==> 04-05 <==
// CPU
module	CPU(clk, reset, instr, pc, reg0, reg1, reg2, reg3, reg4, reg5, reg6, reg7, dataMemValue0, dataMemValue1, dataMemValue2, dataMemValue3, dataMemValue4, dataMemValue5, dataMemValue6, dataMemValue7, ALUout, ALUin1, ALUin2, regDataIn);
Settings: LEC_CHECK=0, CAP_MARGIN=20, CORE_MARGIN=2, CORE_UTILIZATION=58, SETUP_SLACK_MARGIN=-0.37, SLEW_MARGIN=20; clock period 3.78 ns.
run.sh (not shown) runs the stock make flow with config.mk's settings and CLKGATE_MAP_FILE=.
==> 11-08 (differences from 04-05) <==
- CAP_MARGIN: 20 -> 15
- CORE_ASPECT_RATIO: not set -> 0.9
- CTS_CLUSTER_DIAMETER: not set -> 327
- GPL_ROUTABILITY_DRIVEN: not set -> 1
- HOLD_SLACK_MARGIN: not set -> -0.03
- MAX_ROUTING_LAYER: not set -> met4
- PLACE_DENSITY: not set -> 0.53
- SETUP_SLACK_MARGIN: -0.37 -> -0.25
- SLEW_MARGIN: 20 -> 40
- TNS_END_PERCENT: not set -> 15
==> flow/constraint.sdc (replaced) <==
create_clock -name core_clock -period 3.9 [get_ports {clk}]
set_input_delay 0.7800 -clock core_clock [delete_from_list [all_inputs] [get_ports {clk}]]
set_output_delay 0.7800 -clock core_clock [all_outputs]
set_load 0.01 [all_outputs]
==> comparison table <==
|  | 11-08 | 04-05 |
|---|---|---|
| Starting density of the core | 58.7% | 58.6% |
| Result of the run | did not finish | finished with violations |
| Stage where the flow stopped | global routing (5_1_grt) | - |
| Layout check failures | - | negative setup slack |
| Yosys aoi share | 11.6% | 11.6% |
| Root buf cell | sky130_fd_sc_hd__clkbuf_16 | sky130_fd_sc_hd__clkbuf_16 |
| Chip area | 68500 sq um | 68500 sq um |
| Height of the die | 249 microns | 262 microns |
| Row cnt | 89 | 94 |
| Post-CTS repair timing setup buffer count | 47 | 26 |
| Final RePlAce weighted congestion | 1.05 | 1.12 |
| # IOs | 346 | 346 |
| Yosys Instances | 3662 | 3662 |
| Count of cells resized by post-cts repair | 274 | 219 |
| Post-synth top area cell | sky130_fd_sc_hd__dfrtp_1 | sky130_fd_sc_hd__dfrtp_1 |
| Post-Synthesis Net Count | 3728 | 3728 |
| Number of clock buffers inserted by TritonCTS | 71 | 69 |
| Pre-CTS setup slack | -3170 ps | -3260 ps |
| Post-placement cell count | 5317 | 5270 |
| Total of hold buffers inserted after clock tree synthesis | 0 | 0 |
| Proportion of register bits with asynchronous set or reset after synthesis | 97.6% | 97.6% |
| Floorplan die width | 276 microns | 262 microns |
| Multiplexer share | 22.8% | 22.8% |
| Total cell area at the placement stage | 48100 sq um | 48000 sq um |
| Number of distinct standard cells referenced by the synthesized netlist | 108 | 108 |
| Top cell type by instance count after synthesis | sky130_fd_sc_hd__dfrtp_1 | sky130_fd_sc_hd__dfrtp_1 |
| Hpwl dp | 126000 microns | 121000 microns |
| Core box area | 65700 sq um | 65700 sq um |
| Number of cells produced by synthesis | 3662 | 3662 |

---

==> 02-24: inputs <==
==> flow/design.v <==
module    Prgm_Counter(clk, reset, PCsrc, address, PCreg);
input                 PCsrc, clk, reset;
input         [8 : 0] address;
output    reg [7 : 0] PCreg;
wire          [7 : 0] temp;
assign    temp = PCreg + 1;
always@(posedge clk, negedge reset)
begin
    if (reset == 0) begin
        PCreg = 0;
	end
    else begin
        if (PCsrc == 1)
            PCreg = temp + address;
        else
            PCreg = temp;
    end
end
endmodule
module ALU (ALUselect, ALUin1, ALUin2, ALUout);
    input		[3  : 0]	ALUselect;
    input		[15 : 0]	ALUin1, ALUin2;
    output	reg	[15 : 0]	ALUout;
    always@(*) 
    begin 
		if  (ALUselect == 0 || ALUselect == 5 || ALUselect == 7 || ALUselect == 8)
			ALUout = ALUin1 + ALUin2;
		else if (ALUselect == 1) 
			ALUout = ALUin1 << ALUin2;
		else if  (ALUselect == 2) 
			ALUout = ALUin1 >> ALUin2;
		else if (ALUselect == 3)
			ALUout = ALUin1 | ALUin2;
		else  if (ALUselect == 4)
			ALUout = ALUin1 & ALUin2;
		else if (ALUselect == 6)
			ALUout = ALUin2;
		else
			ALUout = 0;
    end
endmodule
module Control_Unit(clk, reset, inst_in, opCode, dst, src1, src2, shamt, iconst, jconst, regWrite, memWrite, PCsrc, memtoReg, ALUsrc);
input					clk, reset;
input		[15 : 0]	inst_in;
output		[3  : 0]	opCode;
output		[5  : 0]	iconst; 
output		[8  : 0]	jconst;
output		[2  : 0]	dst, src1, src2, shamt;
output	reg				regWrite, memWrite, PCsrc, memtoReg;  
output	reg	[1  : 0]	ALUsrc;  
assign	opCode	=	inst_in	[3  :  0];
assign	dst		=	inst_in	[6  :  4];
assign	src1	=	inst_in	[9  :  7];
assign	src2	=	inst_in	[12 : 10];
assign	shamt	=	inst_in	[15 : 13];
assign	iconst	=	inst_in	[15 : 10];
assign	jconst	=	inst_in	[12 :  4];
always@(*) begin
    if (reset == 0) begin
        regWrite	= 0;
        memWrite	= 0;
        PCsrc		= 0;
        memtoReg	= 0;
		ALUsrc		= 0;
    end  
    else begin  
        if (opCode < 4'b 1000)
            regWrite = 1'b 1;
        else
            regWrite = 1'b 0;
        if (opCode == 4'b 1000)
            memWrite = 1'b 1;
        else
            memWrite = 1'b 0;
        if (opCode == 4'b 1001)
            PCsrc = 1'b 1;
        else
            PCsrc = 1'b 0;
        if (opCode == 4'b 0111)
            memtoReg = 1'b 1;
        else
            memtoReg = 1'b 0;   
		if (opCode == 4'b 0101 || opCode == 4'b 0110 || opCode == 4'b 0111 || opCode == 4'b 1000)
			ALUsrc = 2'b 01;
		else if (opCode == 4'b 0001 || opCode == 4'b 0010)
			ALUsrc = 2'b 10;
		else
			ALUsrc = 2'b 00;
    end  
end
endmodule
module DataPath (clk, reset, ALUselect, dst, src1, src2, shamt, iconst, regWrite, memtoReg, memWrite, ALUsrc, reg0, reg1, reg2, reg3, reg4, reg5, reg6, reg7, dataMemValue0, dataMemValue1, dataMemValue2, dataMemValue3, dataMemValue4, dataMemValue5, dataMemValue6, dataMemValue7, ALUout, ALUin1, ALUin2, regDataIn);
output		[15 : 0]	reg0, reg1, reg2, reg3, reg4, reg5, reg6, reg7, dataMemValue0, dataMemValue1, dataMemValue2, dataMemValue3, dataMemValue4, dataMemValue5, dataMemValue6, dataMemValue7, ALUout, ALUin1;
output reg	[15 : 0]	ALUin2;
output reg	[15 : 0]	regDataIn;
input					clk, reset, regWrite, memtoReg, memWrite;
input		[1  : 0]	ALUsrc;
input		[2  : 0]	dst, src1, src2, shamt;
input  		[3  : 0]	ALUselect;
input		[5  : 0]	iconst;
reg			[127 : 0]	regFile;
reg			[511 : 0]	dataMem;
localparam	[511 : 0]	DMEM_RESET = {
	{19{16'd0}},
	16'b 0100, 16'b 0011, 16'b 0010, 16'b 0001, 16'b 0101,	 
	16'b 0101, 16'b 1100, 16'b 1000, 16'b 0011,				 
	16'b 0110, 16'b 0001, 16'b 0010, 16'b 0100				 
};
wire		[15 : 0]	nextData;
wire		[15 : 0]	memReadData;
wire		[15 : 0]	dstData;
wire					memInRange;
assign ALUin1	=	regFile[16*src1 +: 16];
assign dstData	=	regFile[16*dst +: 16];
ALU		DP1	(ALUselect, ALUin1, ALUin2, ALUout);
assign	  reg0 = regFile[  0 +: 16];
assign	  reg1 = regFile[ 16 +: 16];
assign    reg2 = regFile[ 32 +: 16];
assign    reg3 = regFile[ 48 +: 16];
assign    reg4 = regFile[ 64 +: 16];
assign    reg5 = regFile[ 80 +: 16];
assign    reg6 = regFile[ 96 +: 16];
assign    reg7 = regFile[112 +: 16];
assign	  dataMemValue0  = dataMem[  0 +: 16];
assign	  dataMemValue1  = dataMem[ 16 +: 16];
assign    dataMemValue2  = dataMem[ 32 +: 16];
assign    dataMemValue3  = dataMem[ 48 +: 16];
assign    dataMemValue4  = dataMem[ 64 +: 16];
assign    dataMemValue5  = dataMem[ 80 +: 16];
assign    dataMemValue6  = dataMem[ 96 +: 16];
assign    dataMemValue7  = dataMem[112 +: 16];
assign memInRange	=	(ALUout[15 : 5] == 11'd0);
assign memReadData	=	memInRange ? dataMem[16*ALUout[4 : 0] +: 16] : 16'd0;
assign nextData		=	(memtoReg == 1) ? memReadData : ALUout;
always@(posedge clk, negedge reset)
begin
	if (reset == 0) begin
		regFile	<=	128'd0;
		dataMem	<=	DMEM_RESET;
	end  
	else begin
		if (regWrite == 1)
			regFile[16*dst +: 16]			<=	nextData;
		if (memWrite == 1 && memInRange)
			dataMem[16*ALUout[4 : 0] +: 16]	<=	dstData;
	end  
end  
always@(posedge clk)
begin
	if (reset == 1)
		regDataIn	<=	nextData;
end
always@(*)
begin
	if (ALUsrc == 0)
		ALUin2	=	regFile[16*src2 +: 16];
	else if (ALUsrc == 1)
		ALUin2 = {10'd0, iconst};
	else if (ALUsrc == 2)
		ALUin2 = {13'd0, shamt};
	else
		ALUin2 = 16'd0;
end
endmodule
module	CPU(clk, reset, instr, pc, reg0, reg1, reg2, reg3, reg4, reg5, reg6, reg7, dataMemValue0, dataMemValue1, dataMemValue2, dataMemValue3, dataMemValue4, dataMemValue5, dataMemValue6, dataMemValue7, ALUout, ALUin1, ALUin2, regDataIn);
output	[15 : 0]	reg0, reg1, reg2, reg3, reg4, reg5, reg6, reg7, dataMemValue0, dataMemValue1, dataMemValue2, dataMemValue3, dataMemValue4, dataMemValue5, dataMemValue6, dataMemValue7, ALUout, ALUin1, ALUin2, regDataIn;
input				clk, reset;
input	[15 : 0]	instr;
output	[7  : 0]	pc;
wire	[7  : 0]	prgm_cntr;
wire 				PCsrc, regWrite, memWrite, memtoReg;
wire	[1  : 0]	ALUsrc;
wire 	[3  : 0]	opCode;
wire	[2	: 0]	dst, src1, src2, shamt;
wire	[5  : 0]	iconst;
wire	[8  : 0]	jconst;
assign pc		=	prgm_cntr;
Prgm_Counter	C1	(clk, reset, PCsrc, jconst, prgm_cntr);
Control_Unit	C2	(clk, reset, instr, opCode, dst, src1, src2, shamt, iconst, jconst, regWrite, memWrite, PCsrc, memtoReg, ALUsrc);
DataPath		C3	(clk, reset, opCode, dst, src1, src2, shamt, iconst, regWrite, memtoReg, memWrite, ALUsrc, reg0, reg1, reg2, reg3, reg4, reg5, reg6, reg7, dataMemValue0, dataMemValue1, dataMemValue2, dataMemValue3, dataMemValue4, dataMemValue5, dataMemValue6, dataMemValue7, ALUout, ALUin1, ALUin2, regDataIn);
endmodule
==> flow/run.sh <==
#!/bin/bash
# the make line also repeats each setting of config.mk as NAME=value (left out here)
make -C /OpenROAD-flow-scripts/flow DESIGN_CONFIG=/design/flow/config.mk WORK_HOME=/design/flow/orfs CLKGATE_MAP_FILE= finish
==> flow/config.mk <==
export PLATFORM = sky130hd
export DESIGN_NAME = CPU
export DESIGN_NICKNAME = CPU
export VERILOG_FILES = /design/flow/design.v
export SDC_FILE = /design/flow/constraint.sdc
export NUM_CORES = 4
export LEC_CHECK = 0
export ABC_AREA = 1
export CAP_MARGIN = 10
export CELL_PAD_IN_SITES_DETAIL_PLACEMENT = 1
export CELL_PAD_IN_SITES_GLOBAL_PLACEMENT = 1
export CORE_ASPECT_RATIO = 1.57
export CORE_MARGIN = 2
export CORE_UTILIZATION = 63
export CTS_CLUSTER_SIZE = 93
export GPL_ROUTABILITY_DRIVEN = 0
export HOLD_SLACK_MARGIN = 0.27
export MAX_ROUTING_LAYER = met5
export MIN_ROUTING_LAYER = met2
export PLACE_DENSITY_LB_ADDON = 0.29
export SLEW_MARGIN = 30
export TNS_END_PERCENT = 20
==> flow/constraint.sdc <==
create_clock -name core_clock -period 8.85 [get_ports {clk}]
set_input_delay 1.7700 -clock core_clock [delete_from_list [all_inputs] [get_ports {clk}]]
set_output_delay 1.7700 -clock core_clock [all_outputs]
set_load 0.01 [all_outputs]
==> inputs of 12-26, as changes to 02-24 <==
==> flow/config.mk (replaced) <==
export PLATFORM = sky130hd
export DESIGN_NAME = CPU
export DESIGN_NICKNAME = CPU
export VERILOG_FILES = /design/flow/design.v
export SDC_FILE = /design/flow/constraint.sdc
export NUM_CORES = 4
export LEC_CHECK = 0
export CAP_MARGIN = 20
export CORE_MARGIN = 2
export CORE_UTILIZATION = 53
export CTS_CLUSTER_SIZE = 42
export SETUP_SLACK_MARGIN = 0.2
export SLEW_MARGIN = 20
==> flow/constraint.sdc (replaced) <==
create_clock -name core_clock -period 3.78 [get_ports {clk}]
set_input_delay 0.7560 -clock core_clock [delete_from_list [all_inputs] [get_ports {clk}]]
set_output_delay 0.7560 -clock core_clock [all_outputs]
set_load 0.01 [all_outputs]
==> comparison <==
12-26 finished but failed the layout checks on negative setup slack. 02-24 never finished: it broke off in global placement without I/O (3_1_place_gp_skip_io), error FLW-0024. Of 12-26 and 02-24, 02-24 has the higher area after synthesis (gap about 6.5%, measured against 02-24). Against 02-24, the die area of 12-26 is higher by about 11%. Between 12-26 and 02-24, the lower synthesized cell count is in 12-26 (gap 38%, measured against 02-24).
==> figures <==
| quantity | 12-26 | 02-24 |
|---|---|---|
| Status | finished with violations | did not finish |
| Last stage reached | - | global placement without I/O (3_1_place_gp_skip_io) |
| Violated checks | negative setup slack | - |
| Number of instances in the synthesized netlist | 3662 | 5912 |
| Number of core rows | 98 | 117 |
| Share of the synthesized area in the top cell type | 40.8% | 38.2% |
| Synthesized-area fraction occupied by adder cells | 1.60% | 1.49% |
| Post-synthesis cell count from yosys | 3662 | 5912 |
| Aoi share | 11.6% | 13.1% |
| Post-synthesis net count | 3728 | 5978 |
| Area fraction in and, or, nand and nor cells after synthesis | 13.0% | 29.3% |
| Y dimension of the die | 274 um | 324 um |
| Core Footprint | 71700 um^2 | 64900 um^2 |
| Xor/xnor share of the synthesized area | 0.659% | 0.319% |
| Multiplexer area fraction after synthesis | 22.8% | 0% |
| Area of the mapped netlist | 38500 um^2 | 41200 um^2 |
| Sequential-to-total area share from yosys stat | 43.4% | 40.6% |
| Die footprint | 74900 um^2 | 67500 um^2 |

---

==> job 4555: inputs <==
Starts from the design.v that is shown in full above.
export LEC_CHECK = 0
export ABC_AREA = 1
export CAP_MARGIN = 10
export CELL_PAD_IN_SITES_DETAIL_PLACEMENT = 1
export CELL_PAD_IN_SITES_GLOBAL_PLACEMENT = 1
export CORE_ASPECT_RATIO = 1.57
export CORE_MARGIN = 2
export CORE_UTILIZATION = 16
export CTS_CLUSTER_SIZE = 93
export HOLD_SLACK_MARGIN = 0.27
export MAX_ROUTING_LAYER = met4
export MIN_ROUTING_LAYER = met2
export PLACE_DENSITY_LB_ADDON = 0.29
export SLEW_MARGIN = 30
export TNS_END_PERCENT = 20
create_clock -name core_clock -period 8.85 [get_ports {clk}]
==> inputs of job 2084, as changes to job 4555 <==
==> flow/config.mk (replaced) <==
export PLATFORM = sky130hd
export DESIGN_NAME = CPU
export DESIGN_NICKNAME = CPU
export VERILOG_FILES = /design/flow/design.v
export SDC_FILE = /design/flow/constraint.sdc
export NUM_CORES = 4
export LEC_CHECK = 0
export CAP_MARGIN = 35
export CORE_ASPECT_RATIO = 0.61
export CORE_MARGIN = 2
export CORE_UTILIZATION = 70
export CTS_CLUSTER_DIAMETER = 327
export GPL_ROUTABILITY_DRIVEN = 0
export GPL_TIMING_DRIVEN = 0
export HOLD_SLACK_MARGIN = -0.03
export MAX_ROUTING_LAYER = met4
export MIN_ROUTING_LAYER = met2
export PLACE_DENSITY = 0.53
export SETUP_SLACK_MARGIN = 0.93
export SLEW_MARGIN = 40
export TNS_END_PERCENT = 90
==> flow/constraint.sdc (replaced) <==
create_clock -name core_clock -period 10.2 [get_ports {clk}]
set_input_delay 2.0400 -clock core_clock [delete_from_list [all_inputs] [get_ports {clk}]]
set_output_delay 2.0400 -clock core_clock [all_outputs]
set_load 0.01 [all_outputs]
==> inputs of job 3338, as changes to job 4555 <==
==> flow/config.mk (replaced) <==
export PLATFORM = sky130hd
export DESIGN_NAME = CPU
export DESIGN_NICKNAME = CPU
export VERILOG_FILES = /design/flow/design.v
export SDC_FILE = /design/flow/constraint.sdc
export NUM_CORES = 4
export LEC_CHECK = 0
export CAP_MARGIN = 20
export CORE_MARGIN = 2
export CORE_UTILIZATION = 40
export SETUP_SLACK_MARGIN = 0.2
export SLEW_MARGIN = 20
==> flow/constraint.sdc (replaced) <==
create_clock -name core_clock -period 7.0 [get_ports {clk}]
set_input_delay 1.4000 -clock core_clock [delete_from_list [all_inputs] [get_ports {clk}]]
set_output_delay 1.4000 -clock core_clock [all_outputs]
set_load 0.01 [all_outputs]
==> run notes <==
• result of the run: aborted with a tool error
• first error message: [ERROR GRT-0116] Global routing finished with congestion. Check the congestion regions in the DRC Viewer.
• Stop stage: global routing
• worst slack at placement: -1.02 ns
That was job 2084.
==> run notes <==
• Slew @ Worst Pin: 1.05 ns
• worst slack at placement: 0.249 ns
• result of the run: timing/DRC/antenna clean
• share of cell area taken by multi-input logic gates: 0.360
That was job 4555.
==> run notes <==
• worst slack at placement: -0.271 ns
• Layout non-clock buf frac: 0.179
• number of instances in the synthesized netlist: 3662
• proportion of power drawn by combinational gates: 0.297
• result of the run: timing/DRC/antenna clean
• utilization of the core after routing: 0.518
• fraction of the core area occupied by cells at floorplan: 0.404
• highest clock frequency the design can meet: 147 MHz
That was job 3338.
Power is estimated from default activity; no workload was simulated.
